// top_coldstorage
module top_coldstorage(
  input         clk,           
  input         rst_n,         
  output        led_fan,       
  output        led_hum,       
  input         sda_lcd_in,
  output        sda_lcd_oe,
  output        scl_lcd,
  input         rx,
  output        tx
);
For scale: about 3200 cells after synthesis, ~9 I/O pins, about 27000 sq um of cells after synthesis.
clock: 5.69 ns
lec_check: 0
abc_area: 1
cap_margin: 20
cell_pad_in_sites_detail_placement: 0
core_aspect_ratio: 1.24
core_margin: 2
core_utilization: 40
cts_cluster_diameter: 181
gpl_timing_driven: 1
hold_slack_margin: 0.05
place_density_lb_addon: 0.3
slew_margin: 40
run.sh (not shown) runs the stock make flow with config.mk's settings and CLKGATE_MAP_FILE=.
Then changed:
- ABC_AREA: 1 -> not set
- CELL_PAD_IN_SITES_DETAIL_PLACEMENT: 0 -> not set
- CORE_ASPECT_RATIO: 1.24 -> not set
- CORE_UTILIZATION: 40 -> 70
- CTS_CLUSTER_DIAMETER: 181 -> not set
- GPL_TIMING_DRIVEN: 1 -> not set
- HOLD_SLACK_MARGIN: 0.05 -> not set
- PLACE_DENSITY_LB_ADDON: 0.3 -> not set
- SLEW_MARGIN: 40 -> 20
- clock period: 5.69 -> 6.72 ns (I/O delays scaled with it)
Synthesized cell count is lower by about 9%. Cell area drops by 2.5%. Clock-buffer cell count grows by 6. Clock skew decreases by 6.7 ps. Via count is higher by 1.7%. Sequential share of layout area is higher by 1.2 points.

---

top_coldstorage again, from the RTL that the note above started with.
// top_coldstorage
module top_coldstorage(
  input         clk,           
  input         rst_n,         
  output        led_fan,       
  output        led_hum,       
  input         sda_lcd_in,
  output        sda_lcd_oe,
  output        scl_lcd,
  input         rx,
  output        tx
);
==> flow/config.mk <==
export PLATFORM = sky130hd
export DESIGN_NAME = top_coldstorage
export DESIGN_NICKNAME = top_coldstorage
export VERILOG_FILES = /design/flow/design.v
export SDC_FILE = /design/flow/constraint.sdc
export NUM_CORES = 4
export LEC_CHECK = 0
export CAP_MARGIN = 20
export CORE_MARGIN = 2
export CORE_UTILIZATION = 72
export CTS_CLUSTER_DIAMETER = 26
export CTS_CLUSTER_SIZE = 44
export PLACE_DENSITY = 0.35
export SETUP_SLACK_MARGIN = 1.09
export SLEW_MARGIN = 40
==> flow/constraint.sdc <==
create_clock -name core_clock -period 4.21 [get_ports {clk}]
set_input_delay 0.8420 -clock core_clock [delete_from_list [all_inputs] [get_ports {clk}]]
set_output_delay 0.8420 -clock core_clock [all_outputs]
set_load 0.01 [all_outputs]
The baseline finished but failed the layout checks on negative setup slack.
Edit:
CORE_UTILIZATION = 40   (was 72)
CTS_CLUSTER_DIAMETER = default   (was 26)
CTS_CLUSTER_SIZE = default   (was 44)
PLACE_DENSITY = default   (was 0.35)
SETUP_SLACK_MARGIN = default   (was 1.09)
SLEW_MARGIN = 20   (was 40)
clock period = 5.41 ns   (was 4.21 ns; I/O delays follow)
Now the flow completed without violations.
Setup slack gains 0.69 ns.
Global-route usage decreases by 23 points.
Worst hold slack improved by 0.34 ns.
Die size went up by 78%.
Power came out lower by 47%.
First-iteration DRC count falls by 38%.
Synthesized cell count is unchanged.
Area after synthesis stays the same.
Register-to-register slack improved by 0.69 ns.
Utilization went down by 45 points.
Edit:
CORE_UTILIZATION = 70   (was 40)
SETUP_SLACK_MARGIN = 1.09   (was default)
clock period = 4.44 ns   (was 5.41 ns; I/O delays follow)
Result:
- routed wire length increases by about 4%
- global-route usage increases by 15 points
- hold slack got worse by 0.19 ns
- total power increases by 21%
- cell area increases by about 2.2%
Edit:
ABC_AREA = 1   (was default)
CORE_UTILIZATION = 72   (was 70)
CTS_CLUSTER_DIAMETER = 26   (was default)
PLACE_DENSITY_LB_ADDON = 0.21   (was default)
clock period = 4.2 ns   (was 4.44 ns; I/O delays follow)
Now the flow failed in 5_1_grt, error GRT-0232. Area after synthesis shrinks by 0.95%. Die size shrinks by 3.6%. Synthesized cell count grows by 10%.

---

top_coldstorage again, from the RTL that the note above started with.
Settings: LEC_CHECK=0, ABC_AREA=0, CAP_MARGIN=20, CORE_ASPECT_RATIO=0.73, CORE_MARGIN=2, CORE_UTILIZATION=72, CTS_CLUSTER_DIAMETER=216, GPL_ROUTABILITY_DRIVEN=0, GPL_TIMING_DRIVEN=1, PLACE_DENSITY=0.57, SETUP_SLACK_MARGIN=1.06, SLEW_MARGIN=20; clock period 3.57 ns.
The starting point reached the layout checks and failed them: setup timing.
==> next run, changes <==
Settings changed: ABC_AREA 0 to 1, CORE_MARGIN 2 to 8, CORE_UTILIZATION 72 to 48, PLACE_DENSITY 0.57 to 0.65, SETUP_SLACK_MARGIN 1.06 to 0.64.
Clock period 3.57 ns to 4.01 ns, I/O delays scaled along.
What happened: Now the flow finished clean; setup slack gains 0.78 ns; synthesized area came out lower by 0.95%; sequential power fell by about 2%; wire length decreases by 6.4%; cell area came out lower by 0.35%; critical path depth goes down by 2; power goes up by 6.3%.
==> next run, changes <==
Settings changed: CORE_MARGIN 8 to 2, CORE_UTILIZATION 48 to 72, GPL_ROUTABILITY_DRIVEN 0 to 1, PLACE_DENSITY 0.65 to 0.57, SETUP_SLACK_MARGIN 0.64 to -0.22.
Clock period 4.01 ns to 3.66 ns, I/O delays scaled along.
With this change the flow ran to the end with violations: setup timing.
Die size came out lower by 39%.
Design area came out lower by 4.5%.
Clock power came out higher by about 2%.
Utilization came out higher by 25 points.
Worst hold slack improved by 0.19 ns.
Via count came out higher by about 6%.
Worst setup slack got worse by 0.55 ns.
Total power came out higher by about 7%.
Register-to-register slack got worse by 0.55 ns.
Area after synthesis stays the same.
First-iteration DRC count came out higher by about 50%.

---

Starting RTL as in the previous note.
export LEC_CHECK = 0
export ABC_AREA = 1
export CAP_MARGIN = 20
export CELL_PAD_IN_SITES_DETAIL_PLACEMENT = 0
export CORE_ASPECT_RATIO = 1.43
export CORE_MARGIN = 2
export CORE_UTILIZATION = 40
export CTS_CLUSTER_DIAMETER = 181
export GPL_TIMING_DRIVEN = 1
export HOLD_SLACK_MARGIN = 0.17
export PLACE_DENSITY_LB_ADDON = 0.3
export SETUP_SLACK_MARGIN = -0.02
export SLEW_MARGIN = 40
create_clock -name core_clock -period 5.69 [get_ports {clk}]
Then changed:
Settings changed: ABC_AREA 1 to default, CELL_PAD_IN_SITES_DETAIL_PLACEMENT 0 to default, CORE_ASPECT_RATIO 1.43 to default, CORE_UTILIZATION 40 to 24, CTS_CLUSTER_DIAMETER 181 to default, GPL_TIMING_DRIVEN 1 to default, HOLD_SLACK_MARGIN 0.17 to default, PLACE_DENSITY_LB_ADDON 0.3 to default, SETUP_SLACK_MARGIN -0.02 to default, SLEW_MARGIN 40 to 20.
Clock period 5.69 ns to 11.1 ns, I/O delays scaled along.
Result: Worst setup slack gains 4.1 ns; power is lower by 52%; via count is lower by 2.8%; final area is higher by 3.5%; clock power is lower by 41%; flip-flop count does not change; final cell count is higher by 6.3%; clock-buffer cell count is higher by 8; global-route usage is lower by 7.8 points.
Then changed:
Settings changed: CORE_UTILIZATION 24 to 53.
Clock period 11.1 ns to 5.41 ns, I/O delays scaled along.
Final area shrinks by 3.8%.
First-iteration DRC count shrinks by 5.9%.
Register-to-register slack loses 5.1 ns.
Power is estimated from default activity; no workload was simulated.
